Design SNN, start of the top module:
module SNN(
	clk,
	rst_n,
	in_valid,
	img,
	ker,
	weight,
	out_valid,
	out_data
);
Size: roughly 6400 cells after synthesis, about 390 flip-flops.
Settings: LEC_CHECK=0, CAP_MARGIN=20, CELL_PAD_IN_SITES_DETAIL_PLACEMENT=0, CORE_MARGIN=10, CORE_UTILIZATION=40, GPL_ROUTABILITY_DRIVEN=0, GPL_TIMING_DRIVEN=0, HOLD_SLACK_MARGIN=0.17, MAX_ROUTING_LAYER=met5, MIN_ROUTING_LAYER=met2, SETUP_SLACK_MARGIN=2.36, SLEW_MARGIN=10, TNS_END_PERCENT=25; clock period 17.0 ns.
run.sh (not shown) runs the stock make flow with config.mk's settings and CLKGATE_MAP_FILE=.
The baseline aborted during 5_1_grt on GRT-0116.
Edit:
==> flow/config.mk (replaced) <==
export PLATFORM = sky130hd
export DESIGN_NAME = SNN
export DESIGN_NICKNAME = SNN
export VERILOG_FILES = /design/flow/design.v
export SDC_FILE = /design/flow/constraint.sdc
export NUM_CORES = 4
export LEC_CHECK = 0
export ABC_AREA = 1
export CAP_MARGIN = 20
export CORE_MARGIN = 2
export CORE_UTILIZATION = 70
export MAX_ROUTING_LAYER = met4
export SETUP_SLACK_MARGIN = 0.55
export SLEW_MARGIN = 20
==> flow/constraint.sdc (replaced) <==
create_clock -name core_clock -period 15.8 [get_ports {clk}]
set_input_delay 3.1600 -clock core_clock [delete_from_list [all_inputs] [get_ports {clk}]]
set_output_delay 3.1600 -clock core_clock [all_outputs]
set_load 0.01 [all_outputs]
The changed run failed in 5_1_grt, error GRT-0232.
Die area drops by 48%.
Synthesized area drops by 1.7%.
Synthesized cell count climbs by 14%.
Edit:
--- a/flow/config.mk
+++ b/flow/config.mk
@@ -8 +7,0 @@
-export ABC_AREA = 1
@@ -11,3 +10,3 @@
-export CORE_UTILIZATION = 70
-export MAX_ROUTING_LAYER = met4
-export SETUP_SLACK_MARGIN = 0.55
+export CORE_UTILIZATION = 66
+export CTS_CLUSTER_SIZE = 95
+export PLACE_DENSITY = 0.37
==> flow/constraint.sdc (replaced) <==
create_clock -name core_clock -period 15.4 [get_ports {clk}]
set_input_delay 3.0800 -clock core_clock [delete_from_list [all_inputs] [get_ports {clk}]]
set_output_delay 3.0800 -clock core_clock [all_outputs]
set_load 0.01 [all_outputs]
With this change the flow ran to the end with violations: negative setup slack.
Synthesized area rose by 1.7%.
Die area rose by 7.7%.
Synthesized cell count fell by 13%.
Edit:
--- a/flow/config.mk
+++ b/flow/config.mk
@@ -10,3 +10 @@
-export CORE_UTILIZATION = 66
-export CTS_CLUSTER_SIZE = 95
-export PLACE_DENSITY = 0.37
+export CORE_UTILIZATION = 40
==> flow/constraint.sdc (replaced) <==
create_clock -name core_clock -period 17.0 [get_ports {clk}]
set_input_delay 3.4000 -clock core_clock [delete_from_list [all_inputs] [get_ports {clk}]]
set_output_delay 3.4000 -clock core_clock [all_outputs]
set_load 0.01 [all_outputs]
Effect: The new run completed with no timing, DRC or antenna violations; combinational power decreases by 27%; total power decreases by 17%; via count decreases by 11%; design area decreases by 3.2%; sequential cell count stays the same; sequential power decreases by about 9%; routed wire length decreases by 14%; register-to-register slack improved by 1.8 ns; final cell count increases by 6.4%.
Edit:
--- a/flow/config.mk
+++ b/flow/config.mk
@@ -9,2 +9,3 @@
-export CORE_MARGIN = 2
-export CORE_UTILIZATION = 40
+export CORE_MARGIN = 4
+export CORE_UTILIZATION = 23
+export PLACE_DENSITY = 0.85
Non-clock buffer count is lower by 57. Worst setup slack gets worse by 0.13 ns. Hold slack gets better by 0.024 ns. Die area is higher by 76%. Fmax is lower by about 0.8%. Register-to-register slack gets worse by 0.13 ns.
Edit:
--- a/flow/config.mk
+++ b/flow/config.mk
@@ -7,0 +8 @@
+export ABC_AREA = 1
@@ -9,3 +10,3 @@
-export CORE_MARGIN = 4
-export CORE_UTILIZATION = 23
-export PLACE_DENSITY = 0.85
+export CORE_MARGIN = 2
+export CORE_UTILIZATION = 72
+export PLACE_DENSITY_LB_ADDON = 0.06
==> flow/constraint.sdc (replaced) <==
create_clock -name core_clock -period 13.7 [get_ports {clk}]
set_input_delay 2.7400 -clock core_clock [delete_from_list [all_inputs] [get_ports {clk}]]
set_output_delay 2.7400 -clock core_clock [all_outputs]
set_load 0.01 [all_outputs]
Effect: The changed run never finished: it broke off in 5_1_grt; die size decreases by 69%; synthesized cell count increases by 14%; synthesized area decreases by 1.7%.
Power and IR drop assume default switching activity.
